**run.sh**
```bash
#!/bin/bash
# the make line also repeats each setting of config.mk as NAME=value (left out here)
make -C /OpenROAD-flow-scripts/flow DESIGN_CONFIG=/design/flow/config.mk WORK_HOME=/design/flow/orfs CLKGATE_MAP_FILE= finish
```
**config.mk**
```make
export PLATFORM = sky130hd
export DESIGN_NAME = saw2sin
export DESIGN_NICKNAME = saw2sin
export VERILOG_FILES = /design/flow/design.v
export SDC_FILE = /design/flow/constraint.sdc
export NUM_CORES = 4
export LEC_CHECK = 0
export ABC_AREA = 1
export CAP_MARGIN = 20
export CORE_MARGIN = 2
export CORE_UTILIZATION = 65
export CTS_CLUSTER_DIAMETER = 232
export CTS_CLUSTER_SIZE = 83
export MAX_ROUTING_LAYER = met4
export PLACE_DENSITY = 0.58
export SLEW_MARGIN = 20
export TNS_END_PERCENT = 5
```
**constraint.sdc**
```tcl
create_clock -name core_clock -period 64.0 [get_ports {i_clk}]
set_input_delay 12.8000 -clock core_clock [delete_from_list [all_inputs] [get_ports {i_clk}]]
set_output_delay 12.8000 -clock core_clock [all_outputs]
set_load 0.01 [all_outputs]
```
**design.v**
```verilog
`default_nettype none
module cordic
( input  var [15:0] i_qph  
, output var [15:0] o_sin  
);
logic [15:0] i_x;
logic [15:0] i_y;
always_comb i_x = i_qph[15] ? 16'h0000 : 16'hDBD9;
always_comb i_y = i_qph[15] ? 16'hDBD9 : 16'h0000;
logic [22:0] cordic_angle [0:18];
always_comb cordic_angle[ 0] = 23'h25C80A;  
always_comb cordic_angle[ 1] = 23'h13F670;  
always_comb cordic_angle[ 2] = 23'h0A2223;  
always_comb cordic_angle[ 3] = 23'h05161A;  
always_comb cordic_angle[ 4] = 23'h028BAF;  
always_comb cordic_angle[ 5] = 23'h0145EC;  
always_comb cordic_angle[ 6] = 23'h00A2F8;  
always_comb cordic_angle[ 7] = 23'h00517C;  
always_comb cordic_angle[ 8] = 23'h0028BE;  
always_comb cordic_angle[ 9] = 23'h00145F;  
always_comb cordic_angle[10] = 23'h000A2F;  
always_comb cordic_angle[11] = 23'h000517;  
always_comb cordic_angle[12] = 23'h00028B;  
always_comb cordic_angle[13] = 23'h000145;  
always_comb cordic_angle[14] = 23'h0000A2;  
always_comb cordic_angle[15] = 23'h000051;  
always_comb cordic_angle[16] = 23'h000028;  
always_comb cordic_angle[17] = 23'h000014;  
always_comb cordic_angle[18] = 23'h00000A;  
/*verilator lint_off UNOPTFLAT*/
logic [18:0] x [0:19];
logic [18:0] y [0:19];
logic [22:0] p [0:19];
/*verilator lint_on UNOPTFLAT*/
always_comb x[0] = {1'b0, i_x, {2{1'b0}}};
always_comb y[0] = {1'b0, i_y, {2{1'b0}}};
always_comb p[0] = {i_qph, {7{1'b0}}};
/*verilator lint_off ALWCOMBORDER*/
for (genvar i = 0; i < 19; i = i + 1) begin: l_cordic_steps
  always_comb
    if (p[i][22]) begin
      x[i+1] = x[i] + (y[i] >>> (i+1));
      y[i+1] = y[i] - (x[i] >>> (i+1));
      p[i+1] = p[i] + cordic_angle[i];
    end else begin
      x[i+1] = x[i] - (y[i] >>> (i+1));
      y[i+1] = y[i] + (x[i] >>> (i+1));
      p[i+1] = p[i] - cordic_angle[i];
    end
end
/*verilator lint_on ALWCOMBORDER*/
always_comb
  if (i_qph > 16'd65508)   o_sin = 16'hFFFE;
  else if (i_qph < 16'd32) o_sin = i_qph + (i_qph >> 1);
  else                     o_sin = y[19][17:2];
endmodule
`default_nettype none
module saw2sin
( input  var        i_clk
, input  var [15:0] i_saw
, output var [15:0] o_sin
);
logic invert;
always_comb invert = i_saw[15];
logic reverse;
always_comb reverse = i_saw[14];
logic [15:0] qsaw;
always_comb qsaw = reverse
  ? {~i_saw[13:0], 2'b11}  
  : {i_saw[13:0], 2'b01};  
logic [15:0] qsin;
cordic cordic
( .i_qph (qsaw)
, .o_sin (qsin)
);
logic [16:0] sin;
always_ff @(posedge i_clk) sin <= reverse
  ? (invert ? ~{1'b1, qsin[15:0]}           
            : {1'b1, qsin[15:0]} + 17'd1)   
  : (invert ? ~{1'b1, qsin[15:0]} + 17'd2   
            : {1'b1, qsin[15:0]} + 17'd0);  
always_comb o_sin = sin[16:1];
endmodule
```
==> notes.md, run 1 <==
The synthesis and PnR run went through. CTS reports a maximum clock tree buffer depth of 2. Pin count of the biggest net entering global routing landed at 47. Per STA, the startpoint of the critical path is i_saw[13]. Among all cell types in the netlist, the one instantiated most often is inv_1. Post-synthesis cell type count landed at 77. The critical path crosses 300 cells after its start point. The timing report attributes the biggest portion of critical-path delay to AND-OR/OR-AND gates. Number of hold buffers added after cts landed at 0. The final antenna diode tally reported by the flow is 0. Total number of yosys warnings landed at 6.

Top-area cell type share of the netlist area landed at 26.3%. Number of antenna violations at the first check in global routing landed at 0. Number of top-level pins landed at 33. Number of cells on the worst hold path landed at 4.

The synthesized netlist devotes 18.2% of its cell area to XOR and XNOR gates. Ratio of final minimum period to clock period landed at 93.4%. For this run the aggregate overflow at the end of global routing stands at 0. After synthesis, the most frequently instantiated cells are inv_1, nand2_1, ha_1, a21oi_1, xor2_1. In this design, the critical path's most frequently occurring cell is a21oi_1. Summing every instance area after synthesis gives 44400 µm². Looking at the cell usage after synthesis, the top flip-flop cell is dfxtp_1. Placed wire-length estimate after detailed placement landed at 99300 µm. Synthesis handed over a netlist of 6789 instances. After synthesis, the mean cell area works out to 6.54 µm².

The first routing iteration left 2573 violations. Transition time at the pin with the least slew margin landed at 890 ps. The flow ran to the end and the layout has no timing, DRC or antenna violations. TritonCTS buffer count landed at 3. The tightest hold path in the finished design has a slack of 13250 ps. Final weighted congestion in routability-driven placement landed at 0.987. The worst pin sits at a relative slew slack of 40.1%. The report shows a maximum critical-path fanout of 23. The stage logs contain a warning count of 52. In the final report, the number of pins over their slew limit comes to 0. Looking at the clock tree report, the H-tree level count equals 1. In the synthesized netlist, mux cells make up 0% of the area.

The critical path contains buffers and inverters numbering 32 combined. In this run, the synthesized area fraction spent on adder and majority cells is recorded as 27.9%. In this run the full chip footprint comes out at 70500 µm². Minimum period implied by the final worst setup slack landed at 59800 ps.

In the CTS report, the clock slew at the register clock pins of the worst setup and hold paths is listed as 50 ps. The cell type that accounts for the most area after synthesis is ha_1. Number of standard cells reported by yosys landed at 6789. The critical path is of the in -> reg type.

Summing over every cut layer, the via total after detailed routing is 43300. Delay of the slowest critical-path stage landed at 540 ps. In this run, synthesis inferred 0 flip-flops with an integrated enable. Average routed wire per standard cell landed at 15.0 µm. Total of max-cap violations landed at 0. Tally of filler cells in the layout landed at 6280. The largest individual stage delay along the critical path comes from the cell clkdlybuf4s50_1. Wire length reported by the detailed router landed at 116000 µm. STA classifies the critical path endpoint as a flip-flop. Looking at the clock tree report, the root buffer type is clkbuf_16. Of all flip-flops after synthesis, the portion carrying an async set or reset was 0%. Row count landed at 95.

STA classifies the critical path startpoint as an input port. Of the total synthesized cell area, the portion taken by AND, OR, NAND and NOR gates is 23.2%. Global-route wire length before repair landed at 189000 µm. Total of endpoints with negative setup slack in the final report landed at 0. TritonCTS built the clock tree. After synthesis the netlist holds a flip-flop and latch count of 16.

The synthesized netlist has a Yosys-reported chip area of 44400 µm². Sequential elements use 0.721% of the synthesized area. Floorplan-stage core utilization landed at 65.9%. Global router's overall resource usage landed at 32.3%. Total number of nets in the final design landed at 7838. The cell-mix breakdown from Yosys lists the compound-gate area share as 19.0%.

Final hold violation count landed at 0. After synthesis, the cell types taking the most area are ha_1, xor2_1, inv_1. The highest clock rate this design can be run at is 0.0167 GHz. Net count of the mapped netlist landed at 7774. Number of global-route vias before repair landed at 40400. For reference, the critical path is captured by sin[16]$_DFF_P_. Die outline width landed at 265 µm. Measured on the finished design, the core utilization comes to 69.7%.

After detailed routing, the number of remaining DRC violations is 0. STA lists the startpoint of the worst hold path as i_saw[14]. In this run the layout overhead on the synthesized area is reported as 5.69%. The first detailed-routing pass ran for 5 iterations. The tightest min-delay check is of the in -> reg type. Vertical die dimension landed at 265 µm.

Nets still carrying antenna violations after routing amount to 0. For hold timing, the worst endpoint is sin[16]$_DFF_P_.

CTS sink count landed at 16. For reference, the top logic cell family by area is adder cells. According to the timing report, the data required time at the worst endpoint equals 64130 ps. Signal arrival time at the worst endpoint landed at 59930 ps.

Area of the core landed at 67400 µm². Vias per cell landed at 5.61. The buffer_ports step reported a buffer count of 32.
through the flow:
step / cell area [µm²] / TNS, ps / std cells / setup WS [ps]
detailed placement: 45600 / 0 / 7663 / 584
floorplan: 44400 / 0 / 6789 / 3260
finish: 47000 / 0 / 7725 / 4200
global placement: 45600 / 0 / 7663 / 1560
CTS: 45700 / 0 / 7667 / 623
global route: 47000 / -1250 / 7725 / -220
layer usage:
layer / GRT usage [%] / wire (µm) / vias to the layer above
met5: - / 0 / -
met4: 7.59 / 3110 / 0
met2: 55.4 / 54000 / 907
met3: 1.73 / 4770 / 175
met1: 41.6 / 53900 / 19600
li1: - / - / 22600
cell type report:
class | count | area, µm² | share of cell area, %
inverters | 1176 | 4450 | 9.48
clock buffers | 4 | 88.8 | 0.189
flip-flops and latches | 16 | 320 | 0.682
repair buffers | 112 | 975 | 2.08
multi-input cells | 5544 | 40000 | 85.2
well taps | 873 | 1090 | 2.33
timing repair:
item,4_1_cts,5_1_grt
gates resized,0,191
buffers inserted,0,55
endpoints found under the setup margin,0,16
endpoints found under the hold margin,0,0
==> inputs of run 2 (changes only) <==
ABC_AREA = default   (was 1)
CORE_UTILIZATION = 40   (was 65)
CTS_CLUSTER_DIAMETER = default   (was 232)
CTS_CLUSTER_SIZE = default   (was 83)
MAX_ROUTING_LAYER = default   (was met4)
PLACE_DENSITY = default   (was 0.58)
SETUP_SLACK_MARGIN = 5.0   (was default)
TNS_END_PERCENT = default   (was 5)
clock period = 67.6 ns   (was 64.0 ns; I/O delays follow)
==> run 2 against run 1 <==
Still clean. Core utilization is 18 points lower. First-iteration DRC count is 9.0% lower. Global-route usage is 9.7 points lower. Count of clock-buffer cells in the layout stayed put. Sequential cell count stayed put. Hold slack better by 570 ps. Largest cell class unchanged. Highest routed layer unchanged.
==> notes.md, run 2 <==
The synthesis and PnR run went through. The path type of the worst min-delay path is in -> reg (unchanged). Number of levels in the clock H-tree landed at 1 (unchanged). The delay of the slowest critical-path stage came to 550 ps (was 540 ps).

Pin count of the biggest net entering global routing landed at 40 (was 47). Ratio of final minimum period to clock period landed at 92.6% (was 93.4%). Global-route wire length before repair landed at 214000 µm (was 189000 µm). The signed area change from the synthesized netlist to the final layout is 27.4% (was 5.69%). Final non-filler cell total landed at 8167 (was 7725). The cell with the biggest individual delay on the critical path is or4_4 (was clkdlybuf4s50_1). Final-report max-slew violation count landed at 0 (unchanged). The count of inserted antenna diode cells was 0 (unchanged). Final weighted congestion in routability-driven placement landed at 0.941 (was 0.987). The AND-OR/OR-AND share of the synthesized area is 29.1% (was 19.0%).

Net count of the mapped netlist landed at 7046 (was 7774). The required time at the endpoint of the critical path came to 67730 ps (was 64130 ps). The remaining routing DRC violations came to 0 (unchanged). Total of endpoints with negative setup slack in the final report landed at 0 (unchanged). The kind of start point of the critical path is an input port (unchanged).

Floorplan-stage core utilization landed at 40.4% (was 65.9%). The launch point of the worst hold path is i_saw[14] (unchanged). The share of flip-flops with an asynchronous set or reset was 0% (unchanged).

Die outline width landed at 336 µm (was 265 µm). The count of buffers from port buffering came to 32 (unchanged). Wire length reported by the detailed router landed at 137000 µm (was 116000 µm).

Outcome: complete, no violations (unchanged). The dominant cell type by count on the critical path is a21oi_2 (was a21oi_1). Total number of yosys warnings landed at 6 (unchanged). The top cell type by instance count after synthesis is ha_1 (was inv_1).

The largest area contributor in the synthesized netlist is ha_1 (unchanged). The number of antenna-violating nets in the routed design was 0 (unchanged). The total grt overflow is 0 (unchanged). The global router's overall resource usage was 22.6% (was 32.3%). Vias per cell landed at 5.49 (was 5.61). The pre-CTS worst setup slack is -641 ps (was 584 ps). Simple-gate area share of the yosys netlist landed at 15.8% (was 23.2%). The main kind of combinational logic by area was AND-OR/OR-AND gates (was adder cells).

The row count came to 121 (was 95). The TritonCTS clock tree is done (unchanged). Setup repair after global routing could not meet its margin everywhere. Average routed wire per standard cell landed at 16.7 µm (was 15.0 µm). Starting DRC count in detailed routing landed at 2342 (was 2573).

The summed instance area of the synthesized netlist was 44100 µm² (was 44400 µm²). The post-synthesis sequential area ratio was 0.726% (was 0.721%).

The vertical die dimension came to 336 µm (was 265 µm). The capture point of the critical path was sin[15]$_DFF_P_ (was sin[16]$_DFF_P_). Overall via count from detail_route landed at 44900 (was 43300). The root cell of the clock tree was clkbuf_16 (unchanged). The family with the most delay on the worst path was AND-OR/OR-AND gates (unchanged).

The count of library flops with an enable pin was 0 (unchanged). The startpoint of the worst setup timing path was i_saw[10] (was i_saw[13]). The area fraction in xor and xnor cells is 19.2% (was 18.2%).

The register bit total from synthesis came to 16 (unchanged). Area enclosed by the die boundary landed at 113000 µm² (was 70500 µm²). The CTS sink count was 16 (unchanged). Total number of cells along the worst setup path landed at 294 (was 300). The number of antenna violations at the first check in global routing came to 0 (unchanged).

Number of buffers between clock root and the deepest sink landed at 2 (unchanged). The buffer and inverter count on the worst path came to 28 (was 32). The area figure in the yosys stat output came to 44100 µm² (was 44400 µm²). The end of the worst hold path is sin[1]$_DFF_P_ (was sin[16]$_DFF_P_). The number of top-level pins is 33 (unchanged).

The signal arrival time at the worst endpoint is 62750 ps (was 59930 ps). Post-synthesis cell type count landed at 126 (was 77). Minimum period implied by the final worst setup slack landed at 62620 ps. The area fraction in full adders, half adders and majority gates is 28.2% (was 27.9%). The placed wire-length estimate after detailed placement was 108000 µm (was 99300 µm).

The tally of OpenROAD warnings came to 51 (was 52). The area of the core was 109000 µm² (was 67400 µm²). The final hold violation count came to 0 (unchanged). Number of hold buffers added after cts landed at 0 (unchanged). Area fraction in mux cells landed at 0.760% (was 0%). Maximum fanout encountered on the critical timing path landed at 21 (was 23). The TritonCTS buffer count was 3 (unchanged).

The number of cells produced by synthesis was 6061 (was 6789). Number of standard cells reported by yosys landed at 6061 (was 6789). The clock slew seen by the registers of the worst setup and hold paths was 50 ps (about the same). The classification of the worst setup path is in -> reg (unchanged). The number of cells on the worst hold path came to 3 (was 4). Relative slew slack landed at 44.8% (was 40.1%).

Count of TritonRoute iterations in the first routing pass landed at 7 (was 5). The transition time at the pin with the least slew margin came to 828 ps (was 890 ps). The number of global-route vias before repair is 42700 (was 40400).

Total number of nets in the final design landed at 7677 (was 7838). Minimum setup slack in the final design landed at 4980 ps (was 4200 ps). Total of max-cap violations landed at 0 (unchanged). The kind of end point of the critical path was a flip-flop (unchanged).

Synth area leaders: ha_1, xnor2_1, a21oi_1 (was ha_1, xor2_1, inv_1). Peak clock frequency supported by timing landed at 0.0160 GHz. Most numerous cell types in the synthesized netlist: ha_1, a21oi_1, xnor2_1, inv_1, nor2_1 (was inv_1, nand2_1, ha_1, a21oi_1, xor2_1). The total instance count after detailed placement came to 7683 (was 7663). The primary flip-flop cell chosen by synthesis mapping is dfxtp_1 (unchanged).

Top-area cell type share of the netlist area landed at 26.4% (was 26.3%). Mean area per synthesized cell landed at 7.28 µm² (was 6.54 µm²).
run 2: timing repair:
item,in CTS,in global routing
pin swaps,267,450
endpoints found under the hold margin,0,0
gates cloned,12,3
endpoints found under the setup margin,16,16
setup buffers,281,184
resized,509,489
run 2: layout make-up:
class,instances,area (µm²)
Multi-Input combinational cell,5354,45700
Tap cell,1476,1850
Fill cell,10500,52900
Timing Repair inverter,5,47.5
Timing Repair Buffer,723,5940
Clock buffer,4,88.8
Inverter,589,2310
Sequential cell,16,320
run 2: routing by layer:
metal  part of all wire, %  track usage [%]  up-vias
li1                      -                -    22900
met1                    46             29.8    21100
met2                    49             40.8      739
met3                   3.0             1.04      146
met4                   2.0             3.63        0
met5                     0                0        -
run 2: stage by stage:
stage	cell area, µm²	util, %	setup TNS (ps)	hold WS [ps]
after floorplan	45300	-	0	13750
after global placement	48200	44.2	-2750	14180
after detailed placement	48200	44.2	-3220	14190
after CTS	52800	48.4	0	13810
after global routing	56200	51.5	0	13820
final	56200	51.5	0	13820
==> inputs of run 3 (changes only) <==
ABC_AREA = 0   (was default)
CAP_MARGIN = 10   (was 20)
CELL_PAD_IN_SITES_DETAIL_PLACEMENT = 0   (was default)
CORE_UTILIZATION = 61   (was 40)
GPL_ROUTABILITY_DRIVEN = 1   (was default)
GPL_TIMING_DRIVEN = 1   (was default)
PLACE_DENSITY = 0.58   (was default)
SETUP_SLACK_MARGIN = -1.61   (was 5.0)
clock period = 20.7 ns   (was 67.6 ns; I/O delays follow)
==> run 3 against run 2 <==
Synthesized cell count did not move. Synthesized area did not move. The run now fails in clock tree synthesis. Die area down 34%.
==> notes.md, run 3 <==
Implementation results. Total instance count after detailed placement landed at 9393 (was 7683). The primary flip-flop cell chosen by synthesis mapping was dfxtp_1 (unchanged). The top cell type by instance count after synthesis was ha_1 (unchanged).

The number of cells produced by synthesis was 6061 (unchanged). Count of library flops with an enable pin landed at 0 (unchanged). Outcome: did not finish (was complete, no violations). Net count of the mapped netlist landed at 7046 (unchanged). It got as far as clock tree synthesis and failed there. The main kind of combinational logic by area is AND-OR/OR-AND gates (unchanged). Pre-CTS worst setup slack landed at -36520 ps (was -641 ps). Post-synthesis sequential area ratio landed at 0.726% (unchanged). Synth area leaders: ha_1, xnor2_1, a21oi_1 (unchanged).

Summed instance area of the synthesized netlist landed at 44100 µm² (unchanged). The simple-gate area share of the yosys netlist is 15.8% (unchanged). The tool reported: "[ERROR DPL-0033] detailed placement checks failed during check placement".

The mean area per synthesized cell is 7.28 µm² (unchanged). Area fraction in full adders, half adders and majority gates landed at 28.2% (unchanged). The top-area cell type share of the netlist area was 26.4% (unchanged). Die outline width landed at 273 µm (was 336 µm). Final weighted congestion in routability-driven placement landed at 1.02 (was 0.941). The count of buffers from port buffering is 32 (unchanged). The number of top-level pins came to 33 (unchanged). AND-OR/OR-AND share of the synthesized area landed at 29.1% (unchanged).

The placed instance area came to 64800 µm² (was 48200 µm²). The placed wire-length estimate after detailed placement came to 143000 µm (was 108000 µm). The area fraction in mux cells came to 0.760% (unchanged).

The share of flip-flops with an asynchronous set or reset is 0% (unchanged). Total number of yosys warnings landed at 6 (unchanged). Area of the core landed at 71600 µm² (was 109000 µm²). The vertical die dimension is 273 µm (was 336 µm). The area figure in the yosys stat output came to 44100 µm² (unchanged).

The post-synthesis cell type count was 126 (unchanged). Row count landed at 98 (was 121). The register bit total from synthesis was 16 (unchanged).

Most numerous cell types in the synthesized netlist: ha_1, a21oi_1, xnor2_1, inv_1, nor2_1 (unchanged). The floorplan-stage core utilization is 61.6% (was 40.4%). The area fraction in xor and xnor cells was 19.2% (unchanged).

The area enclosed by the die boundary was 74500 µm² (was 113000 µm²). The number of standard cells reported by yosys is 6061 (unchanged). The largest area contributor in the synthesized netlist was ha_1 (unchanged).
==> inputs of run 4 (changes only) <==
ABC_AREA = default   (was 0)
CAP_MARGIN = 20   (was 10)
CELL_PAD_IN_SITES_DETAIL_PLACEMENT = default   (was 0)
CORE_UTILIZATION = 70   (was 61)
CTS_CLUSTER_SIZE = 32   (was default)
GPL_ROUTABILITY_DRIVEN = default   (was 1)
GPL_TIMING_DRIVEN = default   (was 1)
MAX_ROUTING_LAYER = met4   (was default)
PLACE_DENSITY = default   (was 0.58)
SETUP_SLACK_MARGIN = default   (was -1.61)
clock period = 60.8 ns   (was 20.7 ns; I/O delays follow)
==> run 4 against run 3 <==
The flow stops in global routing. Synthesized area unchanged. Die area fell by 13%. Synthesized cell count did not move.
==> notes.md, run 4 <==
Implementation results. Post-synthesis sequential area ratio landed at 0.726% (unchanged). The die outline width is 255 µm (was 273 µm). TritonCTS reports the number of clock sinks as 16. The primary flip-flop cell chosen by synthesis mapping was dfxtp_1 (unchanged). The largest area contributor in the synthesized netlist is ha_1 (unchanged). Total number of yosys warnings landed at 6 (unchanged). The stage at which the run stopped is global routing (was clock tree synthesis).

Synth area leaders: ha_1, xnor2_1, a21oi_1 (unchanged). Pre-CTS worst setup slack landed at -3130 ps (was -36520 ps). Area figure in the yosys stat output landed at 44100 µm² (unchanged). The simple-gate area share of the yosys netlist came to 15.8% (unchanged). CTS built an H-tree with a depth of 1.

The post-synthesis cell type count was 126 (unchanged). Global router's overall resource usage landed at 79.8%. Total grt overflow landed at 239. Looking at the clock tree report, the root buffer type is clkbuf_16.

The mean area per synthesized cell is 7.28 µm² (unchanged). The summed instance area of the synthesized netlist is 44100 µm² (unchanged). AND-OR/OR-AND share of the synthesized area landed at 29.1% (unchanged). The share of flip-flops with an asynchronous set or reset came to 0% (unchanged). The area fraction in full adders, half adders and majority gates was 28.2% (unchanged). Area enclosed by the die boundary landed at 65100 µm² (was 74500 µm²).

Placed instance area landed at 55500 µm² (was 64800 µm²). The final weighted congestion in routability-driven placement is 1.06 (was 1.02). TritonCTS buffer count landed at 3. The net count of the mapped netlist is 7046 (unchanged).

The count of buffers from port buffering was 32 (unchanged). The area fraction in mux cells came to 0.760% (unchanged). The vertical die dimension is 255 µm (was 273 µm). The top cell type by instance count after synthesis is ha_1 (unchanged). The register bit total from synthesis is 16 (unchanged).

Number of cells produced by synthesis landed at 6061 (unchanged). Most numerous cell types in the synthesized netlist: ha_1, a21oi_1, xnor2_1, inv_1, nor2_1 (unchanged). The total instance count after detailed placement is 8102 (was 9393). The placed wire-length estimate after detailed placement is 120000 µm (was 143000 µm). Counting along the longest clock path gives a buffer depth of 2.

The number of top-level pins came to 33 (unchanged). The floorplan-stage core utilization was 70.4% (was 61.6%). Count of library flops with an enable pin landed at 0 (unchanged). Outcome: did not finish (unchanged).

The main kind of combinational logic by area was AND-OR/OR-AND gates (unchanged). First reported error: [ERROR GRT-0232] Routing congestion too high. Check the congestion heatmap in the GUI (was [ERROR DPL-0033] detailed placement checks failed during check placement.). Row count landed at 92 (was 98). The area fraction in xor and xnor cells is 19.2% (unchanged). Number of standard cells reported by yosys landed at 6061 (unchanged). Number of hold buffers added after cts landed at 0.

The area of the core came to 62700 µm² (was 71600 µm²). Top-area cell type share of the netlist area landed at 26.4% (unchanged).
==> run 4: timing repair <==
action                                 CTS
pin swaps                              256
resized                                397
endpoints found under the hold margin    0
buffers inserted                       207
cloned                                   3
setup endpoints to repair               16
==> run 4: metal layers <==
metal  GRT overflow  track usage, %
met3              5            65.2
met4             88            83.7
met2            142            96.2
met1              4            74.3
met5              -               -
==> run 4: per-stage QoR <==
step	util, %	hold WS, ps
floorplan	-	12390
global placement	88.4	12810
detailed placement	88.4	12820
CTS	93.6	12450
==> inputs of run 5 (changes only) <==
ABC_AREA = 1   (was default)
CAP_MARGIN = 5   (was 20)
CORE_UTILIZATION = 72   (was 70)
CTS_CLUSTER_DIAMETER = 380   (was default)
CTS_CLUSTER_SIZE = 34   (was 32)
PLACE_DENSITY = 0.61   (was default)
TNS_END_PERCENT = 5   (was default)
clock period = 49.9 ns   (was 60.8 ns; I/O delays follow)
==> run 5 against run 4 <==
The flow stops in detailed placement. Synthesized area up 0.65%. Synthesized cell count up 12%. Die area down 2.1%.
==> notes.md, run 5 <==
Implementation results. Outcome: did not finish (unchanged). The stage at which the run stopped was detailed placement (was global routing). First reported error: Error: detail_place.tcl, 38 bad optional access (was [ERROR GRT-0232] Routing congestion too high. Check the congestion heatmap in the GUI.). Area enclosed by the die boundary landed at 63700 µm² (was 65100 µm²). The top-area cell type share of the netlist area was 26.3% (was 26.4%). The area of the core is 61400 µm² (was 62700 µm²).

Most numerous cell types in the synthesized netlist: inv_1, nand2_1, ha_1, a21oi_1, xor2_1 (was ha_1, a21oi_1, xnor2_1, inv_1, nor2_1). The main kind of combinational logic by area is adder cells (was AND-OR/OR-AND gates). The area fraction in xor and xnor cells came to 18.2% (was 19.2%). Final weighted congestion in routability-driven placement landed at 1.05 (was 1.06).

The top cell type by instance count after synthesis is inv_1 (was ha_1). The post-synthesis sequential area ratio came to 0.721% (was 0.726%). The simple-gate area share of the yosys netlist came to 23.2% (was 15.8%). The die outline width was 252 µm (was 255 µm).

Synth area leaders: ha_1, xor2_1, inv_1 (was ha_1, xnor2_1, a21oi_1). Mean area per synthesized cell landed at 6.54 µm² (was 7.28 µm²). Number of cells produced by synthesis landed at 6789 (was 6061). The total number of yosys warnings is 6 (unchanged). The area fraction in mux cells is 0% (was 0.760%). Count of buffers from port buffering landed at 32 (unchanged). The share of flip-flops with an asynchronous set or reset came to 0% (unchanged). Register bit total from synthesis landed at 16 (unchanged). The floorplan-stage core utilization is 72.4% (was 70.4%).

Net count of the mapped netlist landed at 7774 (was 7046). Area fraction in full adders, half adders and majority gates landed at 27.9% (was 28.2%). The largest area contributor in the synthesized netlist is ha_1 (unchanged). The summed instance area of the synthesized netlist came to 44400 µm² (was 44100 µm²). Row count landed at 91 (was 92). Number of standard cells reported by yosys landed at 6789 (was 6061).

Post-synthesis cell type count landed at 77 (was 126). The AND-OR/OR-AND share of the synthesized area was 19.0% (was 29.1%). Area figure in the yosys stat output landed at 44400 µm² (was 44100 µm²). Number of top-level pins landed at 33 (unchanged). Count of library flops with an enable pin landed at 0 (unchanged). The primary flip-flop cell chosen by synthesis mapping was dfxtp_1 (unchanged). The vertical die dimension came to 252 µm (was 255 µm).
run 5: metrics by stage:
| stage | setup WS, ps | hold WS (ps) | setup TNS (ps) |
|---|---|---|---|
| 3_3_place_gp | -2610 | 10720 | -33640 |
| 2_1_floorplan | -1510 | 10280 | -21440 |
==> inputs of run 6 (changes only) <==
ABC_AREA = default   (was 1)
CAP_MARGIN = 20   (was 5)
CTS_CLUSTER_DIAMETER = default   (was 380)
CTS_CLUSTER_SIZE = default   (was 34)
MAX_ROUTING_LAYER = default   (was met4)
PLACE_DENSITY = default   (was 0.61)
TNS_END_PERCENT = default   (was 5)
clock period = 37.9 ns   (was 49.9 ns; I/O delays follow)
==> run 6 against run 5 <==
Die area fell by 0.64%. Synthesized cell count fell by 11%. The run again fails in detailed placement. Synthesized area fell by 0.65%.
==> notes.md, run 6 <==
Implementation results. Outcome: did not finish (unchanged). The stage at which the run stopped is detailed placement (unchanged). First reported error: [ERROR DPL-0038] Utilization greater than 100%, impossible to legalize (was Error: detail_place.tcl, 38 bad optional access). Net count of the mapped netlist landed at 7046 (was 7774). The area fraction in xor and xnor cells was 19.2% (was 18.2%).

The total number of yosys warnings was 6 (unchanged). Count of buffers from port buffering landed at 32 (unchanged). The summed instance area of the synthesized netlist came to 44100 µm² (was 44400 µm²). The largest area contributor in the synthesized netlist is ha_1 (unchanged). Final weighted congestion in routability-driven placement landed at 1.07 (was 1.05).

The number of standard cells reported by yosys was 6061 (was 6789). Vertical die dimension landed at 252 µm (about the same). Die outline width landed at 252 µm (about the same).

Share of flip-flops with an asynchronous set or reset landed at 0% (unchanged). The area enclosed by the die boundary is 63300 µm² (was 63700 µm²). Top-area cell type share of the netlist area landed at 26.4% (was 26.3%). The post-synthesis cell type count is 126 (was 77). The post-synthesis sequential area ratio is 0.726% (was 0.721%).

Number of cells produced by synthesis landed at 6061 (was 6789). The register bit total from synthesis came to 16 (unchanged). Floorplan-stage core utilization landed at 73.0% (was 72.4%). Most numerous cell types in the synthesized netlist: ha_1, a21oi_1, xnor2_1, inv_1, nor2_1 (was inv_1, nand2_1, ha_1, a21oi_1, xor2_1). The primary flip-flop cell chosen by synthesis mapping was dfxtp_1 (unchanged). The area of the core came to 60500 µm² (was 61400 µm²).

The count of library flops with an enable pin is 0 (unchanged). The area fraction in mux cells is 0.760% (was 0%). The top cell type by instance count after synthesis is ha_1 (was inv_1). The area fraction in full adders, half adders and majority gates came to 28.2% (was 27.9%).

The main kind of combinational logic by area is AND-OR/OR-AND gates (was adder cells). Area figure in the yosys stat output landed at 44100 µm² (was 44400 µm²). Mean area per synthesized cell landed at 7.28 µm² (was 6.54 µm²). Synth area leaders: ha_1, xnor2_1, a21oi_1 (was ha_1, xor2_1, inv_1). Row count landed at 90 (was 91). The AND-OR/OR-AND share of the synthesized area was 29.1% (was 19.0%). Simple-gate area share of the yosys netlist landed at 15.8% (was 23.2%). Number of top-level pins landed at 33 (unchanged).
-- run 6: stage by stage --
| stage | hold slack [ps] | TNS (ps) |
|---|---|---|
| 2_1_floorplan | 7810 | -276190 |
| 3_3_place_gp | 8330 | -293830 |
==> inputs of run 7 (changes only) <==
ABC_AREA = 0   (was default)
CAP_MARGIN = 10   (was 20)
CELL_PAD_IN_SITES_DETAIL_PLACEMENT = 0   (was default)
CORE_UTILIZATION = 71   (was 72)
CTS_CLUSTER_SIZE = 75   (was default)
GPL_ROUTABILITY_DRIVEN = 0   (was default)
GPL_TIMING_DRIVEN = 1   (was default)
MAX_ROUTING_LAYER = met4   (was default)
SETUP_SLACK_MARGIN = 2.98   (was default)
TNS_END_PERCENT = 65   (was default)
clock period = 62.0 ns   (was 37.9 ns; I/O delays follow)
==> run 7 against run 6 <==
The flow stops in global routing. Die area up 1.4%. Synthesized cell count unchanged. Synthesized area did not move.
==> notes.md, run 7 <==
Implementation results. Outcome: did not finish (unchanged). The stage at which the run stopped was global routing (was detailed placement). First reported error: [ERROR GRT-0232] Routing congestion too high. Check the congestion heatmap in the GUI (was [ERROR DPL-0038] Utilization greater than 100%, impossible to legalize). Number of levels in the clock H-tree landed at 1. The main kind of combinational logic by area is AND-OR/OR-AND gates (unchanged). Top-area cell type share of the netlist area landed at 26.4% (unchanged). The primary flip-flop cell chosen by synthesis mapping is dfxtp_1 (unchanged). Area fraction in full adders, half adders and majority gates landed at 28.2% (unchanged). Row count landed at 91 (was 90).

Number of standard cells reported by yosys landed at 6061 (unchanged). The register bit total from synthesis is 16 (unchanged). Looking at the clock tree report, the maximum root-to-sink buffer count equals 2. The post-synthesis sequential area ratio was 0.726% (unchanged). Counting every sink on the clock net gives 16.

The net count of the mapped netlist was 7046 (unchanged). Total number of yosys warnings landed at 6 (unchanged). In the placement report, post-DP HPWL is listed as 106000 µm. Number of cells produced by synthesis landed at 6061 (unchanged). Count of library flops with an enable pin landed at 0 (unchanged).

Area fraction in mux cells landed at 0.760% (unchanged). Post-synthesis cell type count landed at 126 (unchanged). The largest area contributor in the synthesized netlist is ha_1 (unchanged). Summed instance area of the synthesized netlist landed at 44100 µm² (unchanged).

The count of buffers from port buffering came to 32 (unchanged). The mean area per synthesized cell was 7.28 µm² (unchanged). Placed instance area landed at 49400 µm². The area enclosed by the die boundary is 64200 µm² (was 63300 µm²). The area fraction in xor and xnor cells was 19.2% (unchanged). Simple-gate area share of the yosys netlist landed at 15.8% (unchanged). After global routing the overflow that remains totals 2116. Area of the core landed at 61600 µm² (was 60500 µm²).

The area figure in the yosys stat output was 44100 µm² (unchanged). Most numerous cell types in the synthesized netlist: ha_1, a21oi_1, xnor2_1, inv_1, nor2_1 (unchanged). Global routing used 90.3% of the available tracks.

The number of top-level pins came to 33 (unchanged). Die outline width landed at 253 µm (was 252 µm). The AND-OR/OR-AND share of the synthesized area was 29.1% (unchanged). The top cell type by instance count after synthesis is ha_1 (unchanged).

Synth area leaders: ha_1, xnor2_1, a21oi_1 (unchanged). The tree is rooted in a clkbuf_16. Share of flip-flops with an asynchronous set or reset landed at 0% (unchanged). Floorplan-stage core utilization landed at 71.7% (was 73.0%). The vertical die dimension came to 253 µm (was 252 µm). In this run, CTS created clock tree buffers numbering 3.
run 7: timing repair:
action                                 4_1_cts
endpoints found under the hold margin        0
gates cloned                                 6
pin swaps                                  338
setup endpoints to repair                   16
gates resized                              451
buffers inserted                           334
hold buffers                                 0
run 7: per-layer routing:
metal | GRT overflow | global-route usage (%)
met1 | 46 | 83.2
met2 | 1577 | 110
met3 | 32 | 70.5
met4 | 461 | 98.8
met5 | - | -
run 7: stage by stage:
step                      cells  setup WS, ps
after detailed placement   7254         -2660
after floorplan            6061          1640
after global placement     7254         -1170
after CTS                  7598          1540
==> inputs of run 8 (changes only) <==
ABC_AREA = default   (was 0)
CAP_MARGIN = 20   (was 10)
CELL_PAD_IN_SITES_DETAIL_PLACEMENT = default   (was 0)
CORE_UTILIZATION = 64   (was 71)
CTS_CLUSTER_SIZE = 40   (was 75)
GPL_ROUTABILITY_DRIVEN = default   (was 0)
GPL_TIMING_DRIVEN = default   (was 1)
MAX_ROUTING_LAYER = default   (was met4)
SETUP_SLACK_MARGIN = default   (was 2.98)
TNS_END_PERCENT = default   (was 65)
clock period = 58.1 ns   (was 62.0 ns; I/O delays follow)
==> run 8 against run 7 <==
The run fails in clock tree synthesis. Synthesized cell count stayed put. Synthesized area is the same. Die area up 11%.
==> notes.md, run 8 <==
Implementation results. Outcome: did not finish (unchanged). The stage at which the run stopped was clock tree synthesis (was global routing). First reported error: [ERROR DPL-0038] Utilization greater than 100%, impossible to legalize (was [ERROR GRT-0232] Routing congestion too high. Check the congestion heatmap in the GUI.). The largest area contributor in the synthesized netlist was ha_1 (unchanged). Synth area leaders: ha_1, xnor2_1, a21oi_1 (unchanged).

Summed instance area of the synthesized netlist landed at 44100 µm² (unchanged). The vertical die dimension came to 267 µm (was 253 µm). The primary flip-flop cell chosen by synthesis mapping is dfxtp_1 (unchanged). AND-OR/OR-AND share of the synthesized area landed at 29.1% (unchanged). Area of the core landed at 68500 µm² (was 61600 µm²). The number of cells produced by synthesis is 6061 (unchanged). The top cell type by instance count after synthesis is ha_1 (unchanged).

Per the gpl log, the routability congestion estimate is 1.02. The net count of the mapped netlist came to 7046 (unchanged). The number of standard cells reported by yosys came to 6061 (unchanged). The area enclosed by the die boundary came to 71100 µm² (was 64200 µm²). Mean area per synthesized cell landed at 7.28 µm² (unchanged).

Area figure in the yosys stat output landed at 44100 µm² (unchanged). The row count came to 96 (was 91). Simple-gate area share of the yosys netlist landed at 15.8% (unchanged).

The placed wire-length estimate after detailed placement was 150000 µm (was 106000 µm). Floorplan-stage core utilization landed at 64.5% (was 71.7%). The area fraction in full adders, half adders and majority gates came to 28.2% (unchanged). Share of flip-flops with an asynchronous set or reset landed at 0% (unchanged). The top-area cell type share of the netlist area came to 26.4% (unchanged). Count of buffers from port buffering landed at 32 (unchanged). Register bit total from synthesis landed at 16 (unchanged). Die outline width landed at 267 µm (was 253 µm). Most numerous cell types in the synthesized netlist: ha_1, a21oi_1, xnor2_1, inv_1, nor2_1 (unchanged).

The placed instance area was 63600 µm² (was 49400 µm²). The area fraction in xor and xnor cells is 19.2% (unchanged). Count of library flops with an enable pin landed at 0 (unchanged). The post-synthesis sequential area ratio came to 0.726% (unchanged). Total number of yosys warnings landed at 6 (unchanged).

The main kind of combinational logic by area was AND-OR/OR-AND gates (unchanged). Area fraction in mux cells landed at 0.760% (unchanged). Post-synthesis cell type count landed at 126 (unchanged). The number of top-level pins was 33 (unchanged).

Total instance count after detailed placement landed at 9175 (was 7254).
-- run 8: metrics by stage --
step                worst slack (ps)  hold slack (ps)
floorplan                      -1480            11850
global placement               -2940            12370
detailed placement             -6820            12370
==> inputs of run 9 (changes only) <==
ABC_AREA = 0   (was default)
CAP_MARGIN = 10   (was 20)
CELL_PAD_IN_SITES_DETAIL_PLACEMENT = 0   (was default)
CORE_UTILIZATION = 56   (was 64)
CTS_CLUSTER_SIZE = 85   (was 40)
GPL_ROUTABILITY_DRIVEN = 0   (was default)
GPL_TIMING_DRIVEN = 1   (was default)
PLACE_DENSITY_LB_ADDON = 0.04   (was default)
SETUP_SLACK_MARGIN = 2.98   (was default)
TNS_END_PERCENT = 45   (was default)
clock period = 68.7 ns   (was 58.1 ns; I/O delays follow)
==> run 9 against run 8 <==
Now clean on timing, DRC and antenna. Die area grew 14%. Synthesized area unchanged. Synthesized cell count unchanged.
==> notes.md, run 9 <==
The synthesis and PnR run went through. Total number of cells along the worst setup path landed at 280. Global routing used 1.42% of the available met3 tracks. Net count of the mapped netlist landed at 7046 (unchanged). Once iteration 0 of detailed routing completed, the report listed 2574 DRC markers. The number of cells produced by synthesis is 6061 (unchanged). The largest area contributor in the synthesized netlist was ha_1 (unchanged). Count of library flops with an enable pin landed at 0 (unchanged). Required time at the endpoint of the critical path landed at 68820 ps.

Die outline width landed at 285 µm (was 267 µm). Area fraction in mux cells landed at 0.760% (unchanged). Final hold violation count landed at 0. For the worst min-delay path, the startpoint reported by OpenROAD is i_saw[14].

Per the detail_route report, vias per standard cell equal 5.94. On the critical path, the stage with the largest delay is an instance of or4_4. Most numerous cell types in the synthesized netlist: ha_1, a21oi_1, xnor2_1, inv_1, nor2_1 (unchanged). The number of global-route vias before repair came to 40900. Post-synthesis cell type count landed at 126 (unchanged).

Number of standard cells reported by yosys landed at 6061 (unchanged). Placed wire-length estimate after detailed placement landed at 104000 µm (was 150000 µm). The top-area cell type share of the netlist area is 26.4% (unchanged). The worst setup path is captured at a flip-flop. For reference, the critical path is captured by sin[15]$_DFF_P_. met2 track demand over resource after global routing is 51.8%. Area fraction in xor and xnor cells landed at 19.2% (unchanged).

Register bit total from synthesis landed at 16 (unchanged). Number of buffers between clock root and the deepest sink landed at 2. CTS sink count landed at 16. Met1 routing resource usage after global routing landed at 39.5%.

Share of flip-flops with an asynchronous set or reset landed at 0% (unchanged). The post-synthesis sequential area ratio came to 0.726% (unchanged). Transition time at the pin with the least slew margin landed at 941 ps. Total number of nets in the final design landed at 7336. Number of top-level pins landed at 33 (unchanged).

Setup repair after global routing could not meet its margin everywhere. The detailed router placed 43900 vias in this run. The worst hold path belongs to the class in -> reg.

Data on the critical path arrives at its endpoint at 64460 ps. Clock slew seen by the registers of the worst setup and hold paths landed at 50 ps. Area of the core landed at 77700 µm² (was 68500 µm²). The AND-OR/OR-AND share of the synthesized area is 29.1% (unchanged).

The main kind of combinational logic by area is AND-OR/OR-AND gates (unchanged). Remaining routing DRC violations landed at 0. Overall routing resource usage recorded by global route was 29.3%. Number of antenna-violating nets in the routed design landed at 0.

The top cell type by instance count after synthesis was ha_1 (unchanged). Buffer and inverter count on the worst path landed at 19. Floorplan-stage core utilization landed at 56.8% (was 64.5%).

Maximum fanout encountered on the critical timing path landed at 19. Minimum setup slack in the final design landed at 4370 ps. After global routing, the most crowded layer is met2.

Headroom to the max-slew limit came out at 36.8%. Entering global routing, the biggest net connects 40 pins. Count of inserted antenna diode cells landed at 0. The cell sitting at the root of the clock tree is a clkbuf_16.

The count of buffers from port buffering came to 32 (unchanged). Mean area per synthesized cell landed at 7.28 µm² (unchanged). The total number of yosys warnings came to 6 (unchanged).

Final-report max-slew violation count landed at 0. Average routed wire per standard cell landed at 17.5 µm. The primary flip-flop cell chosen by synthesis mapping was dfxtp_1 (unchanged). Ratio of final minimum period to clock period landed at 93.6%. Total of endpoints with negative setup slack in the final report landed at 0. The wire length recorded after detailed routing is 130000 µm. Area enclosed by the die boundary landed at 81100 µm² (was 71100 µm²). The summed instance area of the synthesized netlist was 44100 µm² (unchanged). Vertical die dimension landed at 285 µm (was 267 µm). Tally of OpenROAD warnings landed at 51. In this run the worst setup path begins at i_saw[10]. Along the worst hold path, the cell count comes to 3.

The simple-gate area share of the yosys netlist is 15.8% (unchanged). Counting the buffers created by CTS gives 3. Area figure in the yosys stat output landed at 44100 µm² (unchanged). The worst setup path is launched from an input port.

The pre-CTS worst setup slack was -1800 ps (was -6820 ps). Relative to the synthesized area, the layout overhead comes to 18.4%. TritonCTS built the clock tree. Synth area leaders: ha_1, xnor2_1, a21oi_1 (unchanged).

For hold timing, the worst endpoint is sin[1]$_DFF_P_. Global-route wire length before repair landed at 203000 µm. In this design, the stage delay of the slowest critical-path cell is 570 ps. The row count is 102 (was 96).

The report puts the hold buffer count at CTS at 0. The global route stage reports its total congestion overflow as 0. Number of antenna violations at the first check in global routing landed at 0.

In this design, the largest share of critical-path delay is due to AND-OR/OR-AND gates. Peak clock frequency supported by timing landed at 0.0155 GHz. Area fraction in full adders, half adders and majority gates landed at 28.2% (unchanged). Count of TritonRoute iterations in the first routing pass landed at 5. Counting stages on the worst path, the most repeated cell is a21oi_2. Outcome: complete, no violations (was did not finish). CTS built an H-tree with a depth of 1.

The critical path is of the in -> reg type.

The report counts max-capacitance violations totalling 0. Minimum period implied by the final worst setup slack landed at 64330 ps. Smallest hold slack landed at 14040 ps.
## run 9: stage by stage
stage	cells	area (µm²)	utilization [%]	TNS [ps]
after floorplan	6061	44500	-	0
after global routing	7390	52300	67.3	0
final	7390	52300	67.3	0
after global placement	7119	46100	59.4	-5860
after detailed placement	7119	46100	59.4	-14330
after CTS	7187	48000	61.8	0
## run 9: layout make-up
cell class / instances / area [µm²]
inverters: 589 / 2260
clock buffers: 4 / 88.8
repair inverters: 2 / 13.8
fillers: 6690 / 25500
multi-input cells: 5353 / 45000
flip-flops and latches: 16 / 320
well taps: 1040 / 1300
repair buffers: 386 / 3260
## run 9: timing repair
item,CTS,global route
gates cloned,3,3
endpoints found under the hold margin,0,0
pin swaps,60,364
setup buffers,61,200
endpoints found under the setup margin,16,16
resized,298,656
## run 9: per-layer routing
| metal | share of wire, % | vias to the layer above |
|---|---|---|
| met2 | 48 | 921 |
| met3 | 3.7 | 219 |
| li1 | - | 22200 |
| met5 | 0 | - |
| met4 | 2.6 | 0 |
| met1 | 46 | 20600 |
==> inputs of run 10 (changes only) <==
ABC_AREA = 1   (was 0)
CAP_MARGIN = 20   (was 10)
CELL_PAD_IN_SITES_DETAIL_PLACEMENT = default   (was 0)
CORE_ASPECT_RATIO = 1.33   (was default)
CORE_UTILIZATION = 72   (was 56)
CTS_CLUSTER_DIAMETER = 312   (was default)
CTS_CLUSTER_SIZE = 92   (was 85)
GPL_ROUTABILITY_DRIVEN = default   (was 0)
GPL_TIMING_DRIVEN = default   (was 1)
HOLD_SLACK_MARGIN = 0.29   (was default)
PLACE_DENSITY_LB_ADDON = default   (was 0.04)
SETUP_SLACK_MARGIN = 2.83   (was 2.98)
TNS_END_PERCENT = 5   (was 45)
clock period = 19.9 ns   (was 68.7 ns; I/O delays follow)
==> run 10 against run 9 <==
The flow now stops in detailed placement. Die area decreased by 21%. Synthesized area grew 0.65%. Synthesized cell count grew 12%.
==> notes.md, run 10 <==
Implementation results. Top-area cell type share of the netlist area landed at 26.3% (was 26.4%). Number of cells produced by synthesis landed at 6789 (was 6061). The die outline width is 219 µm (was 285 µm). Vertical die dimension landed at 290 µm (was 285 µm). Count of buffers from port buffering landed at 32 (unchanged). According to the logs, the last stage reached was detailed placement. Most numerous cell types in the synthesized netlist: inv_1, nand2_1, ha_1, a21oi_1, xor2_1 (was ha_1, a21oi_1, xnor2_1, inv_1, nor2_1). The share of flip-flops with an asynchronous set or reset came to 0% (unchanged). The top cell type by instance count after synthesis was inv_1 (was ha_1). The net count of the mapped netlist was 7774 (was 7046). Area fraction in mux cells landed at 0% (was 0.760%). Outcome: did not finish (was complete, no violations). Summed instance area of the synthesized netlist landed at 44400 µm² (was 44100 µm²). The tool reported: "[ERROR DPL-0038] Utilization greater than 100%, impossible to legalize". The post-synthesis cell type count was 77 (was 126). The area fraction in xor and xnor cells came to 18.2% (was 19.2%). The main kind of combinational logic by area is adder cells (was AND-OR/OR-AND gates). The area figure in the yosys stat output came to 44400 µm² (was 44100 µm²). The count of library flops with an enable pin was 0 (unchanged). AND-OR/OR-AND share of the synthesized area landed at 19.0% (was 29.1%). Number of top-level pins landed at 33 (unchanged). The area of the core came to 61400 µm² (was 77700 µm²). The simple-gate area share of the yosys netlist was 23.2% (was 15.8%). The area fraction in full adders, half adders and majority gates was 27.9% (was 28.2%). Total number of yosys warnings landed at 6 (unchanged).

The floorplan-stage core utilization came to 72.4% (was 56.8%). Synth area leaders: ha_1, xor2_1, inv_1 (was ha_1, xnor2_1, a21oi_1). The primary flip-flop cell chosen by synthesis mapping was dfxtp_1 (unchanged). The number of standard cells reported by yosys came to 6789 (was 6061). Area enclosed by the die boundary landed at 63700 µm² (was 81100 µm²). Mean area per synthesized cell landed at 6.54 µm² (was 7.28 µm²). The register bit total from synthesis is 16 (unchanged).

The post-synthesis sequential area ratio was 0.721% (was 0.726%). Row count landed at 105 (was 102). The largest area contributor in the synthesized netlist is ha_1 (unchanged). The placement summary gives the final routability congestion estimate as 1.06.
==> run 10: through the flow <==
stage	std cells	area, µm²	TNS [ps]
after global placement	9898	63400	-422620
after floorplan	6789	45100	-405440
==> inputs of run 11 (changes only) <==
ABC_AREA = default   (was 1)
CORE_ASPECT_RATIO = 1.77   (was 1.33)
CORE_MARGIN = 7   (was 2)
CORE_UTILIZATION = 53   (was 72)
CTS_CLUSTER_DIAMETER = 330   (was 312)
CTS_CLUSTER_SIZE = 95   (was 92)
HOLD_SLACK_MARGIN = default   (was 0.29)
PLACE_DENSITY = 0.79   (was default)
SETUP_SLACK_MARGIN = default   (was 2.83)
clock period = 70.0 ns   (was 19.9 ns; I/O delays follow)
==> run 11 against run 10 <==
Now clean on timing, DRC and antenna. Synthesized cell count decreased by 11%. Die area increased by 44%. Synthesized area decreased by 0.65%.
==> notes.md, run 11 <==
The synthesis and PnR run went through. Total grt overflow landed at 0. Floorplan-stage core utilization landed at 53.6% (was 72.4%). The area fraction in xor and xnor cells was 19.2% (was 18.2%). The top-area cell type share of the netlist area came to 26.4% (was 26.3%). Signal arrival time at the worst endpoint landed at 67390 ps. Starting DRC count in detailed routing landed at 2016. Final hold violation count landed at 0. The transition time recorded at the tightest slew-check pin is 969 ps. Die outline width landed at 231 µm (was 219 µm). Global-route wire length before repair landed at 211000 µm.

For the finished layout, the period the worst path requires is 67250 ps. Following the worst setup path forward leads to its endpoint at sin[9]$_DFF_P_. Area figure in the yosys stat output landed at 44100 µm² (was 44400 µm²). The vertical die dimension is 398 µm (was 290 µm).

The launch point of the worst min-delay path is recorded as i_saw[14]. Timing analysis after detailed placement gives a worst setup slack of -2230 ps. CTS saw 16 sinks. Total of endpoints with negative setup slack in the final report landed at 0. The simple-gate area share of the yosys netlist was 15.8% (was 23.2%). Looking at the clock tree report, the H-tree level count equals 1. Area of all placed cells without fillers landed at 49100 µm². Number of antenna violations at the first check in global routing landed at 0.

Vias per cell landed at 6.00. Required time at the endpoint of the critical path landed at 70140 ps. The main kind of combinational logic by area is AND-OR/OR-AND gates (was adder cells).

Area of combinational cells with multiple inputs landed at 42900 µm². Number of buffers between clock root and the deepest sink landed at 2. Outcome: complete, no violations (was did not finish). Pin count of the biggest net entering global routing landed at 40.

The top cell type by instance count after synthesis is ha_1 (was inv_1). Area of the core landed at 82300 µm² (was 61400 µm²).

The primary flip-flop cell chosen by synthesis mapping is dfxtp_1 (unchanged). Most numerous cell types in the synthesized netlist: ha_1, a21oi_1, xnor2_1, inv_1, nor2_1 (was inv_1, nand2_1, ha_1, a21oi_1, xor2_1). STA classifies the critical path endpoint as a flip-flop. The count of buffers from port buffering was 32 (unchanged).

Count of inserted antenna diode cells landed at 0. Count of TritonRoute iterations in the first routing pass landed at 6. Max-slew check failures listed in the final report amount to 0. Wire length reported by the detailed router landed at 136000 µm. The area enclosed by the die boundary came to 91900 µm² (was 63700 µm²). The summed instance area of the synthesized netlist was 44100 µm² (was 44400 µm²). Clock tree synthesis selected as its root buffer the cell clkbuf_16.

Final core utilization landed at 59.6%. The number of standard cells reported by yosys was 6061 (was 6789). The count of library flops with an enable pin came to 0 (unchanged). Tally of filler cells in the layout landed at 7586. The number of global-route vias before repair came to 43500. Signed area change from the synthesized netlist to the final layout landed at 11.2%. Final weighted congestion in routability-driven placement landed at 1.00 (was 1.06). Summing over every cut layer, the via total after detailed routing is 43700. Remaining routing DRC violations landed at 0.

Per STA, the library cell used most along the worst path is a21o_1. Derived from the worst setup path, the maximum achievable clock frequency is 0.0149 GHz. The critical path contains buffers and inverters numbering 27 combined. The share of flip-flops with an asynchronous set or reset is 0% (unchanged). Placed wire-length estimate after detailed placement landed at 115000 µm. Area fraction in full adders, half adders and majority gates landed at 28.2% (was 27.9%). The row count is 140 (was 105). Register bit total from synthesis landed at 16 (unchanged). Post-synthesis cell type count landed at 126 (was 77). Total number of yosys warnings landed at 6 (unchanged).

Global router's overall resource usage landed at 27.5%. TritonCTS built the clock tree. Synth area leaders: ha_1, xnor2_1, a21oi_1 (was ha_1, xor2_1, inv_1). For this run, the slowest stage of the critical path takes 580 ps.

Mean area per synthesized cell landed at 7.28 µm² (was 6.54 µm²). The setup path with the least slack is of type in -> reg. The critical path crosses 291 cells after its start point. The worst path uses 96.1% of the clock period.

The final timing report gives a worst setup slack of 2750 ps. The number of top-level pins came to 33 (unchanged). On the critical path, the stage with the largest delay is an instance of or4_4. After detailed routing, the average wire length per cell comes to 18.6 µm. Hold repair after CTS inserted 0 buffers. The launch point of the critical path was reported as i_saw[10]. Total number of nets in the final design landed at 7205.

The largest area contributor in the synthesized netlist is ha_1 (unchanged). The stage logs contain a warning count of 50. Summing all flip-flop and latch instances after layout gives 320 µm². The area fraction in mux cells is 0.760% (was 0%). Number of cells produced by synthesis landed at 6061 (was 6789).

Number of cells on the worst hold path landed at 3. In this run the cell area measured after placement is 46300 µm².

STA classifies the critical path startpoint as an input port. Total of max-cap violations landed at 0. Across all checked pins, the minimum headroom to the slew limit is 34.9%. Net count of the mapped netlist landed at 7046 (was 7774). For reference, the clock transition at the flip-flops on the worst setup and hold paths is 50 ps. The AND-OR/OR-AND share of the synthesized area was 29.1% (was 19.0%). Maximum fanout encountered on the critical timing path landed at 35. Post-synthesis sequential area ratio landed at 0.726% (was 0.721%). Per STA, the worst path accumulates the most delay in the family AND-OR/OR-AND gates. The path with the worst hold slack has its endpoint at sin[1]$_DFF_P_. Number of antenna-violating nets in the routed design landed at 0. According to the hold report, the worst path is of the in -> reg type. The number of clock buffers added by TritonCTS is 3.
[run 11: timing repair]
action,4_1_cts,5_1_grt
buffers inserted,14,74
pin swaps,7,97
setup endpoints to repair,16,16
resized,47,462
cloned,1,0
[run 11: area by class of cell]
type / count / area share, %
flip-flops and latches: 16 / 0.653
multi-input cells: 5352 / 87.5
well taps: 1065 / 2.72
repair inverters: 1 / 0.0102
clock buffers: 4 / 0.181
repair buffers: 257 / 4.41
inverters: 589 / 4.54
[run 11: routing by layer]
layer	global-route usage [%]	wire length (µm)	vias up
met5	0	0	-
met1	24.5	46400	20300
met4	23.2	14100	0
li1	-	-	21900
met3	1.35	3150	533
met2	55.1	72100	957
[run 11: through the flow]
step / setup TNS [ps] / hold slack [ps] / cells
after floorplan: 0 / 14230 / 6061
after global placement: -16970 / 14610 / 7191
after detailed placement: -29270 / 14630 / 7191
after CTS: 0 / 14380 / 7210
after global routing: -3780 / 14400 / 7284
final: 0 / 14380 / 7284
==> inputs of run 12 (changes only) <==
CELL_PAD_IN_SITES_DETAIL_PLACEMENT = 1   (was default)
CELL_PAD_IN_SITES_GLOBAL_PLACEMENT = 0   (was default)
CORE_ASPECT_RATIO = default   (was 1.77)
CORE_UTILIZATION = 30   (was 53)
CTS_CLUSTER_DIAMETER = 250   (was 330)
CTS_CLUSTER_SIZE = 48   (was 95)
PLACE_DENSITY = default   (was 0.79)
PLACE_DENSITY_LB_ADDON = 0.16   (was default)
SETUP_SLACK_MARGIN = 5.0   (was default)
SLEW_MARGIN = 40   (was 20)
TNS_END_PERCENT = default   (was 5)
clock period = 76.4 ns   (was 70.0 ns; I/O delays follow)
==> run 12 against run 11 <==
Still clean on timing, DRC and antenna. Setup slack improved by 5300 ps. Cell count rose by 11%. Global-route usage down 10 points. First-iteration DRC count down 25%. Count of clock-buffer cells in the layout stayed put. Non-clock buffer count is 51 lower. Sequential cell count is the same. Die area up 72%. Sequential share of layout area about the same. Core utilization decreased by 25 points. Critical endpoint is now sin[14]$_DFF_P_.
==> notes.md, run 12 <==
The synthesis and PnR run went through. The starting DRC count in detailed routing was 1516 (was 2016). The final-report max-slew violation count is 0 (unchanged). The row count came to 140 (unchanged). Total instance count after detailed placement landed at 7942 (was 7191).

The tally of OpenROAD warnings was 50 (unchanged). The kind of end point of the critical path was a flip-flop (unchanged). The count of inserted antenna diode cells came to 0 (unchanged). Total number of nets in the final design landed at 7155 (was 7205). The launch point of the worst hold path is i_saw[14] (unchanged). The area figure in the yosys stat output is 44100 µm² (unchanged). The number of global-route vias before repair is 43800 (was 43500).

The area of the core was 146000 µm² (was 82300 µm²). Total of max-cap violations landed at 0 (unchanged). The area fraction in full adders, half adders and majority gates was 28.2% (unchanged). The share of flip-flops with an asynchronous set or reset is 0% (unchanged).

The AND-OR/OR-AND share of the synthesized area was 29.1% (unchanged). The register bit total from synthesis was 16 (unchanged). Most numerous cell types in the synthesized netlist: ha_1, a21oi_1, xnor2_1, inv_1, nor2_1 (unchanged).

The area enclosed by the die boundary came to 158000 µm² (was 91900 µm²). The number of antenna-violating nets in the routed design is 0 (unchanged).

The startpoint of the worst setup timing path was i_saw[11] (was i_saw[10]). Post-synthesis sequential area ratio landed at 0.726% (unchanged). The number of levels in the clock H-tree was 1 (unchanged). The number of top-level pins was 33 (unchanged). The remaining routing DRC violations came to 0 (unchanged). Vertical die dimension landed at 398 µm (about the same).

Synth area leaders: ha_1, xnor2_1, a21oi_1 (unchanged). The end of the worst hold path was sin[1]$_DFF_P_ (unchanged). The dominant cell type by count on the critical path was a21o_1 (unchanged). The mean area per synthesized cell was 7.28 µm² (unchanged). Number of buffers between clock root and the deepest sink landed at 2 (unchanged).

The cell with the biggest individual delay on the critical path is or4_1 (was or4_4). Summed instance area of the synthesized netlist landed at 44100 µm² (unchanged). Total grt overflow landed at 0 (unchanged).

Total number of cells along the worst setup path landed at 282 (was 291). The simple-gate area share of the yosys netlist was 15.8% (unchanged). The area fraction in mux cells came to 0.760% (unchanged). The path type of the worst min-delay path is in -> reg (unchanged). The top cell type by instance count after synthesis is ha_1 (unchanged). Final hold violation count landed at 0 (unchanged). The ratio of final minimum period to clock period is 89.4% (was 96.1%).

Post-synthesis cell type count landed at 126 (unchanged). Floorplan-stage core utilization landed at 30.2% (was 53.6%). Signed area change from the synthesized netlist to the final layout landed at 15.0% (was 11.2%).

Wire length reported by the detailed router landed at 147000 µm (was 136000 µm). The area fraction in xor and xnor cells was 19.2% (unchanged). The overall via count from detail_route came to 43000 (was 43700). Final weighted congestion in routability-driven placement landed at 0.854 (was 1.00).

Relative slew slack landed at 46.2% (was 34.9%). The largest area contributor in the synthesized netlist is ha_1 (unchanged). The global router's overall resource usage is 17.2% (was 27.5%). Count of library flops with an enable pin landed at 0 (unchanged). The CTS sink count was 16 (unchanged). The kind of start point of the critical path is an input port (unchanged). The capture point of the critical path was sin[14]$_DFF_P_ (was sin[9]$_DFF_P_).

The primary flip-flop cell chosen by synthesis mapping is dfxtp_1 (unchanged). The average routed wire per standard cell came to 18.2 µm (was 18.6 µm). Signal arrival time at the worst endpoint landed at 68480 ps (was 67390 ps). Total of endpoints with negative setup slack in the final report landed at 0 (unchanged). The clock period could shrink to 68300 ps. The number of standard cells reported by yosys is 6061 (unchanged).

Number of antenna violations at the first check in global routing landed at 0 (unchanged). The family with the most delay on the worst path was AND-OR/OR-AND gates (unchanged). The top-area cell type share of the netlist area came to 26.4% (unchanged). Net count of the mapped netlist landed at 7046 (unchanged). The main kind of combinational logic by area was AND-OR/OR-AND gates (unchanged). The count of buffers from port buffering was 32 (unchanged). The maximum fanout encountered on the critical timing path is 33 (was 35). Pin count of the biggest net entering global routing landed at 40 (unchanged). Number of cells produced by synthesis landed at 6061 (unchanged). The placed wire-length estimate after detailed placement is 124000 µm (was 115000 µm). Die outline width landed at 398 µm (was 231 µm). For this run, the top clock speed supported by timing is 0.0146 GHz.

Required time at the endpoint of the critical path landed at 76580 ps (was 70140 ps). Final non-filler cell total landed at 8086 (was 7284). The tally of filler cells in the layout is 17900 (was 7586).

Setup repair after global routing left no endpoint under its margin. Outcome: complete, no violations (unchanged). The root cell of the clock tree is clkbuf_16 (unchanged). The buffer and inverter count on the worst path came to 18 (was 27). The delay of the slowest critical-path stage was 640 ps (was 580 ps).

Clock slew seen by the registers of the worst setup and hold paths landed at 50 ps (about the same). TritonCTS buffer count landed at 3 (unchanged). The TritonCTS clock tree is done (unchanged). Count of TritonRoute iterations in the first routing pass landed at 5 (was 6). The global-route wire length before repair is 229000 µm (was 211000 µm). Total number of yosys warnings landed at 6 (unchanged). The number of cells on the worst hold path is 3 (unchanged). The transition time at the pin with the least slew margin was 801 ps (was 969 ps). The vias per cell came to 5.31 (was 6.00).

The classification of the worst setup path is in -> reg (unchanged).
[run 12: through the flow]
step / TNS [ps] / utilization (%) / cell area, µm² / hold slack (ps) / setup slack [ps]
floorplan: 0 / - / 44200 / 15510 / 5100
global placement: 0 / 32.0 / 46600 / 16040 / 411
detailed placement: -7210 / 32.0 / 46700 / 16030 / -877
CTS: 0 / 32.7 / 47800 / 15590 / 5000
global route: 0 / 34.8 / 50800 / 15660 / 4650
finish: 0 / 34.8 / 50800 / 15640 / 8100
[run 12: what timing repair did]
item / 4_1_cts / 5_1_grt
hold buffers: 0 / 0
setup buffers: 31 / 102
resized: 177 / 506
endpoints found under the setup margin: 16 / 16
pin swaps: 24 / 118
gates cloned: 1 / 6
[run 12: layout make-up]
class / count / area, µm² / area share, %
Sequential cell: 16 / 320 / 0.631
Tap cell: 1917 / 2400 / 4.72
Multi-Input combinational cell: 5353 / 43800 / 86.2
Clock buffer: 4 / 88.8 / 0.175
Timing Repair Buffer: 206 / 1910 / 3.77
Timing Repair inverter: 1 / 5.00 / 0.00986
Inverter: 589 / 2260 / 4.46
[run 12: metal layers]
layer  vias up  wire (µm)  track usage, %
li1      21700          -               -
met1     20700      70500            22.9
met2       335      71100            31.1
met3       151       2050           0.670
met4         0       3130            3.12
met5         -          0               0
